// Convolution2D
module Convolution2D(clk, rst, en_conv2d, base_result_addr, pix_base_addr, kernel_base_addr,
							in_pix, completed, pix_done, addrA, addrB, out_pix, kernel_weight
							);
Size in the first run: about 170 flip-flops, ~140 I/O pins, ~18000 sq um of cells after synthesis.
clock: 6.81 ns
lec_check: 0
cap_margin: 5
core_aspect_ratio: 0.98
core_margin: 2
core_utilization: 71
cts_cluster_diameter: 47
cts_cluster_size: 73
gpl_routability_driven: 1
gpl_timing_driven: 1
min_routing_layer: met1
place_density: 0.66
slew_margin: 20
run.sh (not shown) runs the stock make flow with config.mk's settings and CLKGATE_MAP_FILE=.
The baseline ran to the end with violations: setup timing.
Next try:
==> flow/config.mk (replaced) <==
export PLATFORM = sky130hd
export DESIGN_NAME = Convolution2D
export DESIGN_NICKNAME = Convolution2D
export VERILOG_FILES = /design/flow/design.v
export SDC_FILE = /design/flow/constraint.sdc
export NUM_CORES = 4
export LEC_CHECK = 0
export CAP_MARGIN = 20
export CORE_MARGIN = 2
export CORE_UTILIZATION = 58
export SLEW_MARGIN = 20
==> flow/constraint.sdc (replaced) <==
create_clock -name core_clock -period 6.9 [get_ports {clk}]
set_input_delay 1.3800 -clock core_clock [delete_from_list [all_inputs] [get_ports {clk}]]
set_output_delay 1.3800 -clock core_clock [all_outputs]
set_load 0.01 [all_outputs]
Outcome: This time the run completed without violations. Die size is higher by 22%. Cell area is lower by 2.0%. Critical path depth is unchanged. Setup slack gains 220 ps. Non-clock buffer count is lower by 48.
Next try:
--- a/flow/config.mk
+++ b/flow/config.mk
@@ -8,0 +9 @@
+export CORE_ASPECT_RATIO = 0.5
@@ -10 +11,5 @@
-export CORE_UTILIZATION = 58
+export CORE_UTILIZATION = 72
+export CTS_CLUSTER_DIAMETER = 207
+export CTS_CLUSTER_SIZE = 58
+export PLACE_DENSITY_LB_ADDON = 0.06
+export SETUP_SLACK_MARGIN = 1.96
=>
- With this change the flow failed in 5_1_grt with GRT-0232
- area after synthesis does not change
- die area decreases by 19%
- synthesized cell count does not change
Next try:
--- a/flow/config.mk
+++ b/flow/config.mk
@@ -9 +8,0 @@
-export CORE_ASPECT_RATIO = 0.5
@@ -11,5 +10,3 @@
-export CORE_UTILIZATION = 72
-export CTS_CLUSTER_DIAMETER = 207
-export CTS_CLUSTER_SIZE = 58
-export PLACE_DENSITY_LB_ADDON = 0.06
-export SETUP_SLACK_MARGIN = 1.96
+export CORE_UTILIZATION = 70
+export CTS_CLUSTER_DIAMETER = 72
+export CTS_CLUSTER_SIZE = 48
==> flow/constraint.sdc (replaced) <==
create_clock -name core_clock -period 6.0 [get_ports {clk}]
set_input_delay 1.2000 -clock core_clock [delete_from_list [all_inputs] [get_ports {clk}]]
set_output_delay 1.2000 -clock core_clock [all_outputs]
set_load 0.01 [all_outputs]
Result: The changed run completed and failed the layout checks on setup timing; die area rises by 2.5%; synthesized cell count stays the same; area after synthesis is unchanged.

* * *

Starting RTL as in the previous note.
make LEC_CHECK=0 CAP_MARGIN=20 CELL_PAD_IN_SITES_GLOBAL_PLACEMENT=0 CORE_ASPECT_RATIO=0.5 CORE_MARGIN=2 CORE_UTILIZATION=47 CTS_CLUSTER_DIAMETER=154 CTS_CLUSTER_SIZE=100 HOLD_SLACK_MARGIN=-0.08 SLEW_MARGIN=20 TNS_END_PERCENT=15 finish   # period 10.0 ns
Next try:
Settings changed: CAP_MARGIN 20 to 10, CELL_PAD_IN_SITES_DETAIL_PLACEMENT set to 2, CELL_PAD_IN_SITES_GLOBAL_PLACEMENT 0 to not set, CORE_ASPECT_RATIO 0.5 to not set, CORE_UTILIZATION 47 to 40, CTS_CLUSTER_DIAMETER 154 to not set, CTS_CLUSTER_SIZE 100 to not set, HOLD_SLACK_MARGIN -0.08 to not set, TNS_END_PERCENT 15 to not set.
Effect:
- via count rose by roughly a tenth
- global-route usage rose by 5.0 points
- count of clock-buffer cells in the layout fell by 2
- design area rose slightly
- cell count rose by a few percent
- maximum frequency fell by a few percent
- setup slack got worse by 0.34 ns
Next try:
Settings changed: ABC_AREA set to 1, CAP_MARGIN 10 to 20, CELL_PAD_IN_SITES_DETAIL_PLACEMENT 2 to not set, CTS_CLUSTER_DIAMETER set to 297, GPL_TIMING_DRIVEN set to 0, HOLD_SLACK_MARGIN set to -0.07, MAX_ROUTING_LAYER set to met4, MIN_ROUTING_LAYER set to met2, PLACE_DENSITY_LB_ADDON set to 0.26, SLEW_MARGIN 20 to 5.
Outcome: The new run passed the timing, DRC and antenna checks; fmax goes up by 4.3%; sequential cell count stays the same; global-route usage increases by 9.2 points; utilization falls by 0.34 points; wire length drops by 11%; hold slack loses 0.0032 ns; worst setup slack is better by 0.37 ns.
Next try:
Settings changed: ABC_AREA 1 to 0, CTS_CLUSTER_DIAMETER 297 to 45, GPL_ROUTABILITY_DRIVEN set to 0.
- synthesized area came out lower by 7.4%
- clock-buffer cell count falls by 1
- sequential share of layout area increases by 1.0 points
- wire length drops by about 14%
- utilization is higher by 0.86 points
- final cell count went down by about 16%
- synthesized cell count went down by 22%
- global-route usage decreases by 2.8 points
- clock skew hardly moves
- final area fell by 5.6%

* * *

Starting RTL as in the previous note.
export LEC_CHECK = 0
export CAP_MARGIN = 5
export CELL_PAD_IN_SITES_DETAIL_PLACEMENT = 2
export CELL_PAD_IN_SITES_GLOBAL_PLACEMENT = 1
export CORE_ASPECT_RATIO = 0.98
export CORE_MARGIN = 2
export CORE_UTILIZATION = 37
export CTS_CLUSTER_DIAMETER = 47
export CTS_CLUSTER_SIZE = 41
export GPL_ROUTABILITY_DRIVEN = 0
export GPL_TIMING_DRIVEN = 0
export MIN_ROUTING_LAYER = met1
export SETUP_SLACK_MARGIN = 1.66
export SLEW_MARGIN = 20
create_clock -name core_clock -period 11.1 [get_ports {clk}]
Change:
--- a/flow/config.mk
+++ b/flow/config.mk
@@ -9,2 +8,0 @@
-export CELL_PAD_IN_SITES_DETAIL_PLACEMENT = 2
-export CELL_PAD_IN_SITES_GLOBAL_PLACEMENT = 1
@@ -13 +11 @@
-export CORE_UTILIZATION = 37
+export CORE_UTILIZATION = 71
@@ -15,3 +13,3 @@
-export CTS_CLUSTER_SIZE = 41
-export GPL_ROUTABILITY_DRIVEN = 0
-export GPL_TIMING_DRIVEN = 0
+export CTS_CLUSTER_SIZE = 73
+export GPL_ROUTABILITY_DRIVEN = 1
+export GPL_TIMING_DRIVEN = 1
@@ -19 +17,2 @@
-export SETUP_SLACK_MARGIN = 1.66
+export PLACE_DENSITY = 0.66
+export SETUP_SLACK_MARGIN = 1.71
==> flow/constraint.sdc (replaced) <==
create_clock -name core_clock -period 6.81 [get_ports {clk}]
set_input_delay 1.3620 -clock core_clock [delete_from_list [all_inputs] [get_ports {clk}]]
set_output_delay 1.3620 -clock core_clock [all_outputs]
set_load 0.01 [all_outputs]
After rerunning:
- Now the flow failed in global routing (5_1_grt)
- die area came out lower by well over a third
- synthesized area stays the same
- synthesized cell count is unchanged
Change:
==> flow/config.mk (replaced) <==
export PLATFORM = sky130hd
export DESIGN_NAME = Convolution2D
export DESIGN_NICKNAME = Convolution2D
export VERILOG_FILES = /design/flow/design.v
export SDC_FILE = /design/flow/constraint.sdc
export NUM_CORES = 4
export LEC_CHECK = 0
export CAP_MARGIN = 20
export CORE_MARGIN = 2
export CORE_UTILIZATION = 60
export SLEW_MARGIN = 20
==> flow/constraint.sdc (replaced) <==
create_clock -name core_clock -period 4.42 [get_ports {clk}]
set_input_delay 0.8840 -clock core_clock [delete_from_list [all_inputs] [get_ports {clk}]]
set_output_delay 0.8840 -clock core_clock [all_outputs]
set_load 0.01 [all_outputs]
The changed run ran to the end with violations: setup timing. Die area grows by about 18%. Area after synthesis stays the same. Synthesized cell count does not change.

* * *

Convolution2D again, from the RTL that the note above started with.
// Convolution2D
module Convolution2D(clk, rst, en_conv2d, base_result_addr, pix_base_addr, kernel_base_addr,
							in_pix, completed, pix_done, addrA, addrB, out_pix, kernel_weight
							);
clock: 4.42 ns
lec_check: 0
cap_margin: 20
core_margin: 2
core_utilization: 67
cts_cluster_diameter: 30
cts_cluster_size: 62
place_density_lb_addon: 0.01
setup_slack_margin: 1.32
slew_margin: 20
The starting point produced a layout that fails on negative setup slack.
==> next run, changes <==
--- a/flow/config.mk
+++ b/flow/config.mk
@@ -9,7 +9,3 @@
 export CORE_MARGIN = 2
-export CORE_UTILIZATION = 67
-export CTS_CLUSTER_DIAMETER = 30
-export CTS_CLUSTER_SIZE = 62
-export PLACE_DENSITY_LB_ADDON = 0.01
-export SETUP_SLACK_MARGIN = 1.32
+export CORE_UTILIZATION = 40
 export SLEW_MARGIN = 20
==> flow/constraint.sdc (replaced) <==
create_clock -name core_clock -period 8.59 [get_ports {clk}]
set_input_delay 1.7180 -clock core_clock [delete_from_list [all_inputs] [get_ports {clk}]]
set_output_delay 1.7180 -clock core_clock [all_outputs]
set_load 0.01 [all_outputs]
Effect: The new run passed the timing, DRC and antenna checks. Area after synthesis does not change. Worst setup slack improved by 2.6 ns. Worst hold slack got worse by 0.0061 ns. Sequential share of layout area rises by 2.0 points. Final cell count goes up by 1.7%.
==> next run, changes <==
--- a/flow/config.mk
+++ b/flow/config.mk
@@ -9,3 +9,5 @@
 export CORE_MARGIN = 2
-export CORE_UTILIZATION = 40
+export CORE_UTILIZATION = 68
+export CTS_CLUSTER_DIAMETER = 50
+export CTS_CLUSTER_SIZE = 24
 export SLEW_MARGIN = 20
==> flow/constraint.sdc (replaced) <==
create_clock -name core_clock -period 4.42 [get_ports {clk}]
set_input_delay 0.8840 -clock core_clock [delete_from_list [all_inputs] [get_ports {clk}]]
set_output_delay 0.8840 -clock core_clock [all_outputs]
set_load 0.01 [all_outputs]
Effect:
- The changed run finished with negative setup slack left
- die area drops by well over a third
- critical path depth climbs by 3
- routed wire length climbs by well over a third
- setup slack degrades by 2.8 ns
- sequential share of layout area drops by 2.1 points
- count of clock-buffer cells in the layout does not change
- cell area climbs by roughly a tenth
- register-to-register slack degrades by 4.4 ns
